==> v8: inputs <==
==> flow/design.v <==
module counter_1000(clk,rst,clkout,statechange);
input clk,rst;
output clkout;
output [1:0] statechange;
reg clkout;
reg [9:0] flag1;
reg [1:0] statechange;
always @(posedge clk) 
begin   
    if(rst)
        begin
            flag1<=0;
            clkout<=1'b1;
        end
	else if(flag1<500) 
		begin
			flag1<=flag1+1;
			clkout<=1'b1;
		end 
	else if(flag1<1000)
		begin
			flag1<=flag1+1;
			clkout<=1'b0;
        end
    else if(flag1==1000)
        begin
            flag1<=0;
            clkout<=1'b1;
		end
end
always @(posedge clk)
begin 
    if(rst)
        statechange <= 0;
    else if(flag1==1000)
    begin
        if(statechange<3)
            statechange <= statechange + 1;
        else
            statechange <= 0;
    end
end
endmodule
module TrigSignal(clk_1m,rst,trig);
input clk_1m,rst;
output trig;
reg trig;
reg [16:0]flag1;
always @(posedge clk_1m) 
begin   
    if(rst)
        begin
            flag1<=0;
            trig<=1'b0;
        end
	else if(flag1<15) 
		begin
			flag1<=flag1+1;
			trig<=1'b1;
		end 
	else if(flag1<100000)
		begin
			flag1<=flag1+1;
			trig<=1'b0;
        end
    else if(flag1==100000)
        begin
            flag1<=0;
            trig<=1'b0;
		end
end
endmodule 
module PosCounter(clk_1m,rst,echo,dis_count);
input clk_1m,rst,echo;
output [19:0] dis_count;
reg [19:0] dis_count;
reg [19:0] count;
reg [19:0] countfinal;
always@(posedge clk_1m)
begin 
    if(rst)
    begin
        dis_count <= 0;
        count <= 0;
        countfinal <= 0;
    end
    else if(echo == 1'b1)
    begin
        count <= count+1;
        countfinal <= count;
    end
    else 
    begin
        dis_count <= countfinal *120 >> 6;
        count <= 0;
    end
end 
endmodule  
module Showdigit(in,LED_activating_counter,out1,out2);
input [19:0] in;
input [1:0] LED_activating_counter;
output reg [6:0] out1;
output reg [3:0] out2;
reg [3:0] outnumber;
always @(*)
begin
    case(LED_activating_counter)
    2'b00: 
    begin
        out2 = 4'b0111; 
        outnumber = (in / 10000)%10; 
    end
    2'b01: 
    begin
        out2 = 4'b1011; 
        outnumber = (in / 1000)%10; 
    end
    2'b10: 
    begin
        out2 = 4'b1101; 
        outnumber = ((in / 100)%10); 
    end
    2'b11: 
    begin
        out2 = 4'b1110; 
        outnumber = ((in / 10)%10); 
    end
    default: begin out2 = 4'b1111; outnumber = 4'b0000; end
    endcase
end
always@(*)
begin
    case(outnumber)
    4'b0000: out1 = 7'b0000001;  
    4'b0001: out1 = 7'b1001111;  
    4'b0010: out1 = 7'b0010010;  
    4'b0011: out1 = 7'b0000110;  
    4'b0100: out1 = 7'b1001100;  
    4'b0101: out1 = 7'b0100100;  
    4'b0110: out1 = 7'b0100000;  
    4'b0111: out1 = 7'b0001111;  
    4'b1000: out1 = 7'b0000000;  
    4'b1001: out1 = 7'b0000100;  
    default: out1 = 7'b0000001;  
    endcase
end
endmodule  
module Top(clk, rst, Trig, Echo, distance, sel);
input clk, rst, Echo;
output Trig;
output [6:0] distance;
output [3:0] sel;
wire [19:0] dis;
wire [1:0] state;
wire clk_1k;
counter_1000 u3(.clk(clk), .rst(rst), .clkout(clk_1k), .statechange(state));
TrigSignal u1(.clk_1m(clk), .rst(rst), .trig(Trig));
PosCounter u2(.clk_1m(clk), .rst(rst), .echo(Echo), .dis_count(dis));
Showdigit u4(.in(dis),.LED_activating_counter(state),.out1(distance[6:0]),.out2(sel[3:0]));
endmodule  
==> flow/run.sh <==
#!/bin/bash
# the make line also repeats each setting of config.mk as NAME=value (left out here)
make -C /OpenROAD-flow-scripts/flow DESIGN_CONFIG=/design/flow/config.mk WORK_HOME=/design/flow/orfs CLKGATE_MAP_FILE= finish
==> flow/config.mk <==
export PLATFORM = sky130hd
export DESIGN_NAME = Top
export DESIGN_NICKNAME = Top
export VERILOG_FILES = /design/flow/design.v
export SDC_FILE = /design/flow/constraint.sdc
export NUM_CORES = 4
export LEC_CHECK = 0
export CAP_MARGIN = 20
export CORE_MARGIN = 2
export CORE_UTILIZATION = 65
export CTS_CLUSTER_DIAMETER = 374
export PLACE_DENSITY = 0.6
export SLEW_MARGIN = 20
==> flow/constraint.sdc <==
create_clock -name core_clock -period 903.0 [get_ports {clk}]
set_input_delay 180.6000 -clock core_clock [delete_from_list [all_inputs] [get_ports {clk}]]
set_output_delay 180.6000 -clock core_clock [all_outputs]
set_load 0.01 [all_outputs]
==> v19: changes against v8 <==
- CAP_MARGIN: 20 -> 35
- CORE_UTILIZATION: 65 -> 72
- CTS_CLUSTER_DIAMETER: 374 -> 41
- HOLD_SLACK_MARGIN: default -> -0.1
- MAX_ROUTING_LAYER: default -> met4
- PLACE_DENSITY: 0.6 -> 0.91
- TNS_END_PERCENT: default -> 40
==> flow/constraint.sdc (replaced) <==
create_clock -name core_clock -period 704.0 [get_ports {clk}]
set_input_delay 140.8000 -clock core_clock [delete_from_list [all_inputs] [get_ports {clk}]]
set_output_delay 140.8000 -clock core_clock [all_outputs]
set_load 0.01 [all_outputs]
==> v26: changes against v8 <==
- ABC_AREA: default -> 1
- CAP_MARGIN: 20 -> 35
- CORE_UTILIZATION: 65 -> 72
- CTS_CLUSTER_DIAMETER: 374 -> 191
- CTS_CLUSTER_SIZE: default -> 13
- PLACE_DENSITY: 0.6 -> default
- PLACE_DENSITY_LB_ADDON: default -> 0.28
- SLEW_MARGIN: 20 -> 35
==> flow/constraint.sdc (replaced) <==
create_clock -name core_clock -period 163.0 [get_ports {clk}]
set_input_delay 32.6000 -clock core_clock [delete_from_list [all_inputs] [get_ports {clk}]]
set_output_delay 32.6000 -clock core_clock [all_outputs]
set_load 0.01 [all_outputs]
==> v10: changes against v8 <==
- CAP_MARGIN: 20 -> 35
- CORE_UTILIZATION: 65 -> 72
- CTS_CLUSTER_DIAMETER: 374 -> 41
- HOLD_SLACK_MARGIN: default -> -0.1
- PLACE_DENSITY: 0.6 -> 0.91
- TNS_END_PERCENT: default -> 40
==> flow/constraint.sdc (replaced) <==
create_clock -name core_clock -period 740.0 [get_ports {clk}]
set_input_delay 148.0000 -clock core_clock [delete_from_list [all_inputs] [get_ports {clk}]]
set_output_delay 148.0000 -clock core_clock [all_outputs]
set_load 0.01 [all_outputs]
==> changes_impl.md <==
### Implementation results

* Status: complete, no violations
* Synth top area cells: ha_1 13%, nor2_1 6.6%, dfxtp_1 6.5%
* Yosys top cell by area: ha_1
* Routed wire length at 80.73 mm
* Clock network area share at 1.026%
Source of the figures above: v8

==> changes_impl.md <==
### Implementation results

* Status: complete, no violations
* Synth top cell by count: nor2_1
* Routed wire length at 78.88 mm
* FFs w/ async S/R, synth at 0%
* Worst-case reg-to-reg path depth at 27
* Global Route Usage Sum at 38.29%
* Synth top area cells: ha_1 13%, nor2_1 6.6%, dfxtp_1 6.5%
* Yosys top cell by area: ha_1
* Setup slack after placement at 473.53 ns
* # rows at 72
* Largest net degree at the start of global routing at 68
* Critical path required time at 563.20 ns
* Comb gates at 3627
* Critical Path Source: u3.statechange[0]
* Met1 GRT Util at 49.95%
* Clock network area share at 1.051%
Source of the figures above: v19

==> changes_impl.md <==
### Implementation results

* Status: complete, no violations
* Main synth FF type: dfxtp_1
* Final ANT Viol Nets at 0
* Yosys warns at 4
* Routed wire length at 76.83 mm
* Critical path launch point type: flip-flop
* Kind of critical path: reg -> out
* Worst Path Buf+Inv at 25
* Gate Area at 25030 µm²
* Synth top area cells: ha_1 13%, nor2_1 6.6%, dfxtp_1 6.5%
* Clock network area share at 1.039%
Source of the figures above: v10

==> changes_impl.md <==
### Implementation results

* Yosys top cell by area: nand2_1
* TritonCTS buffer count at 9
* PnR worst setup slack at 62.29 ns
* Kind of critical path: reg -> out
* Status: complete, no violations
* Routed wire length at 77.76 mm
Source of the figures above: v26



==> run a: inputs <==
// Top: RTL as listed in full above, without the edits since
export LEC_CHECK = 0
export ABC_AREA = 1
export CAP_MARGIN = 20
export CORE_MARGIN = 2
export CORE_UTILIZATION = 68
export CTS_CLUSTER_DIAMETER = 374
export CTS_CLUSTER_SIZE = 40
export PLACE_DENSITY = 0.6
export SLEW_MARGIN = 20
create_clock -name core_clock -period 903.0 [get_ports {clk}]
run.sh (not shown) runs the stock make flow with config.mk's settings and CLKGATE_MAP_FILE=.
==> run b (differences from run a) <==
ABC_AREA = default   (was 1)
CORE_ASPECT_RATIO = 0.9   (was default)
CORE_UTILIZATION = 40   (was 68)
CTS_CLUSTER_DIAMETER = 170   (was 374)
CTS_CLUSTER_SIZE = 43   (was 40)
==> flow/constraint.sdc (replaced) <==
create_clock -name core_clock -period 1000.0 [get_ports {clk}]
set_input_delay 200.0000 -clock core_clock [delete_from_list [all_inputs] [get_ports {clk}]]
set_output_delay 200.0000 -clock core_clock [all_outputs]
set_load 0.01 [all_outputs]
==> run c (differences from run a) <==
CORE_UTILIZATION = 71   (was 68)
CTS_CLUSTER_DIAMETER = default   (was 374)
CTS_CLUSTER_SIZE = default   (was 40)
PLACE_DENSITY = default   (was 0.6)
PLACE_DENSITY_LB_ADDON = 0.17   (was default)
==> flow/constraint.sdc (replaced) <==
create_clock -name core_clock -period 166.0 [get_ports {clk}]
set_input_delay 33.2000 -clock core_clock [delete_from_list [all_inputs] [get_ports {clk}]]
set_output_delay 33.2000 -clock core_clock [all_outputs]
set_load 0.01 [all_outputs]
==> results <==
	run c	run b	run a
Capture point of the worst path	distance[3]	distance[2]	distance[6]
Slew of the pin with the lowest slew margin	0.9740 ns	1.032 ns	0.9977 ns
Area added between synthesis and finish	1.998%	4.732%	1.916%
Logic depth of the worst register-to-register path	36	27	36
XOR Share, Synth	0.07225	0.06876	0.07225
HPWL after detailed placement	63,680 um	62,510 um	67,170 um
Met3 layer wire length in the routed design	3314 um	3971 um	3182 um
Area after DPL	32,300 um2	28,910 um2	32,290 um2
Outcome	no timing/DRC/antenna violations	no timing/DRC/antenna violations	no timing/DRC/antenna violations
Max FO, Critical Path	54	35	32
Nonclk buf count	27	48	24
Std cell rows	77	91	79
Area taken by multi-input logic gates	26,210 um2	25,040 um2	26,210 um2
